== JK ==
Design cardinal_router, start of the top module:
module cardinal_router 
#(
    parameter PACKET_SIZE = 64
)
(
    input clk, reset,                     
    output polarity,
    input cwsi,                          
    output cwri,                         
    input [PACKET_SIZE - 1:0] cwdi,      
    input ccwsi,                         
    output ccwri,                        
    input [PACKET_SIZE - 1:0] ccwdi,     
    input pesi,                          
    output peri,                         
    input [PACKET_SIZE - 1:0] pedi,      
    output cwso,                         
    input cwro,                          
    output [PACKET_SIZE - 1:0] cwdo,     
    output ccwso,                        
    input ccwro,                         
    output [PACKET_SIZE - 1:0] ccwdo,    
    output peso,                         
    input pero,                          
    output [PACKET_SIZE - 1:0] pedo      
);
    wire fullCwi0, fullCwi1, fullCcwi0, fullCcwi1, fullPei0, fullPei1;
    wire emptyCwi0, emptyCwi1, emptyCcwi0, emptyCcwi1, emptyPei0, emptyPei1;
    reg rdEnableCwi0, rdEnableCwi1, rdEnableCcwi0, rdEnableCcwi1, rdEnablePei0, rdEnablePei1;
    reg wrEnableCwi0, wrEnableCwi1, wrEnableCcwi0, wrEnableCcwi1, wrEnablePei0, wrEnablePei1;
    wire [PACKET_SIZE - 1:0] dataCwi0, dataCwi1, dataCcwi0, dataCcwi1, dataPei0, dataPei1;
    bufferDepth1 bufCwi0
    (
        .clk(clk),
        .reset(reset),
        .full(fullCwi0),
        .empty(emptyCwi0),
        .rdEnable(rdEnableCwi0),
        .wrEnable(wrEnableCwi0),
        .dataIn(cwdi),
  ...
For scale: ~3700 cells after synthesis, about 780 flip-flops, ~400 I/O pins, about 33000 um^2 of cells after synthesis.
clock: 2.2 ns
lec_check: 0
cap_margin: 10
cell_pad_in_sites_detail_placement: 2
cell_pad_in_sites_global_placement: 0
core_margin: 4
core_utilization: 57
cts_cluster_diameter: 187
min_routing_layer: met2
place_density_lb_addon: 0.28
slew_margin: 20
run.sh (not shown) runs the stock make flow with config.mk's settings and CLKGATE_MAP_FILE=.
detailed placement (3_5_place_dp): JK exited with error
### JK -> MS
==> flow/config.mk <==
export PLATFORM = sky130hd
export DESIGN_NAME = cardinal_router
export DESIGN_NICKNAME = cardinal_router
export VERILOG_FILES = /design/flow/design.v
export SDC_FILE = /design/flow/constraint.sdc
export NUM_CORES = 4
export LEC_CHECK = 0
export CAP_MARGIN = 20
export CORE_MARGIN = 2
export CORE_UTILIZATION = 66
export CTS_CLUSTER_DIAMETER = 328
export SLEW_MARGIN = 20
==> flow/constraint.sdc <==
create_clock -name core_clock -period 2.55 [get_ports {clk}]
set_input_delay 0.5100 -clock core_clock [delete_from_list [all_inputs] [get_ports {clk}]]
set_output_delay 0.5100 -clock core_clock [all_outputs]
set_load 0.01 [all_outputs]
- Final checks on MS, whose flow otherwise completed, came back failing, citing setup timing.
- Between JK and MS, number of rows in the core area is lower for MS, JK comes in above that.
- The run showing the greater die boundary height is JK.
- From MS to JK, total cell area reported by yosys after synthesis did not move at all.
- Diff JK -> MS: horizontal extent of the die down about 8%; initial cell density of the core now sits higher; synthesized cell area saw little to no change; overall chip area now smaller.
The following lists how AL was set up differently from MS:
-- flow/config.mk --
<<< MS, line 9
export CORE_MARGIN = 2
export CORE_UTILIZATION = 66
export CTS_CLUSTER_DIAMETER = 328
export SLEW_MARGIN = 20
>>> AL, line 9
export CORE_MARGIN = 2
export CORE_UTILIZATION = 43
export SLEW_MARGIN = 20
==> flow/constraint.sdc <==
create_clock -name core_clock -period 3.59 [get_ports {clk}]
set_input_delay 0.7180 -clock core_clock [delete_from_list [all_inputs] [get_ports {clk}]]
set_output_delay 0.7180 -clock core_clock [all_outputs]
set_load 0.01 [all_outputs]
## What came out
The final layout from AL, which completed every stage, passed the timing, design-rule and antenna checks at the end of the flow. On final non-filler cell area: between MS and AL, it ends up higher for MS. AL ends up with a critical path depth that is 6 lower than in MS. Going from MS to AL, sequential share of cell area up 3.3 points; number of ordinary and repair buffers in the finished layout dropped 202; period utilization decreased by 18 points relative to the old numbers. Setup slack of the critical path after layout: MS and AL compared, higher one is AL.
Here is what was changed in the inputs of TR compared with AL.
-- flow/config.mk --
<<< AL, line 9
export CORE_MARGIN = 2
export CORE_UTILIZATION = 43
export SLEW_MARGIN = 20
>>> TR, line 9
export CORE_MARGIN = 2
export CORE_UTILIZATION = 66
export CTS_CLUSTER_SIZE = 50
export SLEW_MARGIN = 20
==> flow/constraint.sdc <==
create_clock -name core_clock -period 2.1 [get_ports {clk}]
set_input_delay 0.4200 -clock core_clock [delete_from_list [all_inputs] [get_ports {clk}]]
set_output_delay 0.4200 -clock core_clock [all_outputs]
set_load 0.01 [all_outputs]
- For TR, the flow was terminated by a tool error in global routing (5_1_grt) and produced no final design.
- TR ended with less width of the chip than AL.
- Total placed instance area, TR vs AL: up by a few percent
- For CTS buffer count, dividing the value from AL by the value from TR gives 1.06.
- Last weighted congestion value of the routability-driven placer, TR and AL: smaller value in AL
- AL → TR: buffer count from post-CTS setup fixing went up by 72; count of flip-flops with a built-in enable after synthesis was more or less identical; number of placed instances, taps included went down by about 4.3%; mean post-synth cell area was more or less identical; y dimension of the die went down by about 20%.
- Of TR and AL, the run reporting the lower HPWL reported at the end of detailed placement was AL.


== run 1 ==
Starting RTL as in the previous note.
Settings: LEC_CHECK=0, ABC_AREA=1, CAP_MARGIN=20, CELL_PAD_IN_SITES_DETAIL_PLACEMENT=2, CELL_PAD_IN_SITES_GLOBAL_PLACEMENT=2, CORE_ASPECT_RATIO=1.39, CORE_MARGIN=6, CORE_UTILIZATION=40, CTS_CLUSTER_SIZE=66, HOLD_SLACK_MARGIN=0.15, MIN_ROUTING_LAYER=met2, PLACE_DENSITY_LB_ADDON=0.25, SETUP_SLACK_MARGIN=0.08, SLEW_MARGIN=25, TNS_END_PERCENT=65; clock period 6.22 ns.
Stage in which a tool error killed run 1: clock tree synthesis.
Edits applied to the flow inputs when going from run 1 to run 2:
# run 1
export LEC_CHECK = 0
export ABC_AREA = 1
export CAP_MARGIN = 20
export CELL_PAD_IN_SITES_DETAIL_PLACEMENT = 2
export CELL_PAD_IN_SITES_GLOBAL_PLACEMENT = 2
export CORE_ASPECT_RATIO = 1.39
export CORE_MARGIN = 6
export CORE_UTILIZATION = 40
export CTS_CLUSTER_SIZE = 66
export HOLD_SLACK_MARGIN = 0.15
export MIN_ROUTING_LAYER = met2
export PLACE_DENSITY_LB_ADDON = 0.25
export SETUP_SLACK_MARGIN = 0.08
export SLEW_MARGIN = 25
export TNS_END_PERCENT = 65
create_clock -name core_clock -period 6.22 [get_ports {clk}]
# run 2
export LEC_CHECK = 0
export CAP_MARGIN = 20
export CORE_MARGIN = 2
export CORE_UTILIZATION = 40
export SLEW_MARGIN = 20
create_clock -name core_clock -period 4.0 [get_ports {clk}]
Results
Run 2 finished all stages; the layout is clean.
Synthesized-area fraction occupied by and/or/nand/nor cells was higher in the run labelled run 1.
Per the comparison of run 2 with run 1, chip area line of the yosys report shrank by about 9%; flip-flop and latch count after synthesis level; post-synthesis cell count decreased by about 36% relative to the old numbers; sequential fraction of the synthesis area has increased.
Compared to run 1, run 2 has post-synthesis cell type count 100% higher.
Run 2 against run 1: detailed placement HPWL now smaller; floorplan core density comparable; total of buffers placed on input and output ports comparable; die size now smaller.
[inputs] run 3 vs run 2
# run 2
export LEC_CHECK = 0
export CAP_MARGIN = 20
export CORE_MARGIN = 2
export CORE_UTILIZATION = 40
export SLEW_MARGIN = 20
create_clock -name core_clock -period 4.0 [get_ports {clk}]
# run 3
export LEC_CHECK = 0
export CAP_MARGIN = 20
export CORE_MARGIN = 2
export CORE_UTILIZATION = 68
export CTS_CLUSTER_SIZE = 37
export SLEW_MARGIN = 20
create_clock -name core_clock -period 2.53 [get_ports {clk}]
## What came out
Run 3 did not run to completion, as it errored out during global routing.
Measured against each other, run 2 and run 3 differ in placeable core region, the higher figure coming from run 2.
Summary — starting density of the core, run 3 relative to run 2: higher, by 28 points.
Run 3 against run 2: chip area fell 41%, number of placement rows lower, top-level I/O count did not really move, CTS buffer count now sits lower.
Comparing run 2 against run 3, there is no change at all in aoi/oai-family share of the synthesized area.
Cell total after placement, run 2 and run 3: lower on run 3
Post-CTS setup-driven buffer insertion count ended up 70 higher on run 3 than on run 2.
Summary — worst slack at placement, run 3 relative to run 2: lower, by 950 ps.
Summary: with run 2 as the reference, post-DP HPWL in run 3 moved down slightly.
### run 3 -> run 4
# run 3
export LEC_CHECK = 0
export CAP_MARGIN = 20
export CORE_MARGIN = 2
export CORE_UTILIZATION = 68
export CTS_CLUSTER_SIZE = 37
export SLEW_MARGIN = 20
create_clock -name core_clock -period 2.53 [get_ports {clk}]
# run 4
export LEC_CHECK = 0
export CAP_MARGIN = 20
export CORE_MARGIN = 2
export CORE_UTILIZATION = 70
export CTS_CLUSTER_SIZE = 37
export SETUP_SLACK_MARGIN = 0.59
export SLEW_MARGIN = 20
create_clock -name core_clock -period 2.48 [get_ports {clk}]
## What came out
Taking run 4 as 1.0, run 3 lands at 0.938 on routability congestion estimate.
Run 4 failed in global routing with DPL-0038.
Sort run 3 and run 4 by floorplan die width asc -> top: run 4
There was hardly any difference in number of instances in the placed design between run 3 and run 4.
Area of the chip down 2.8% in run 4 wrt run 3
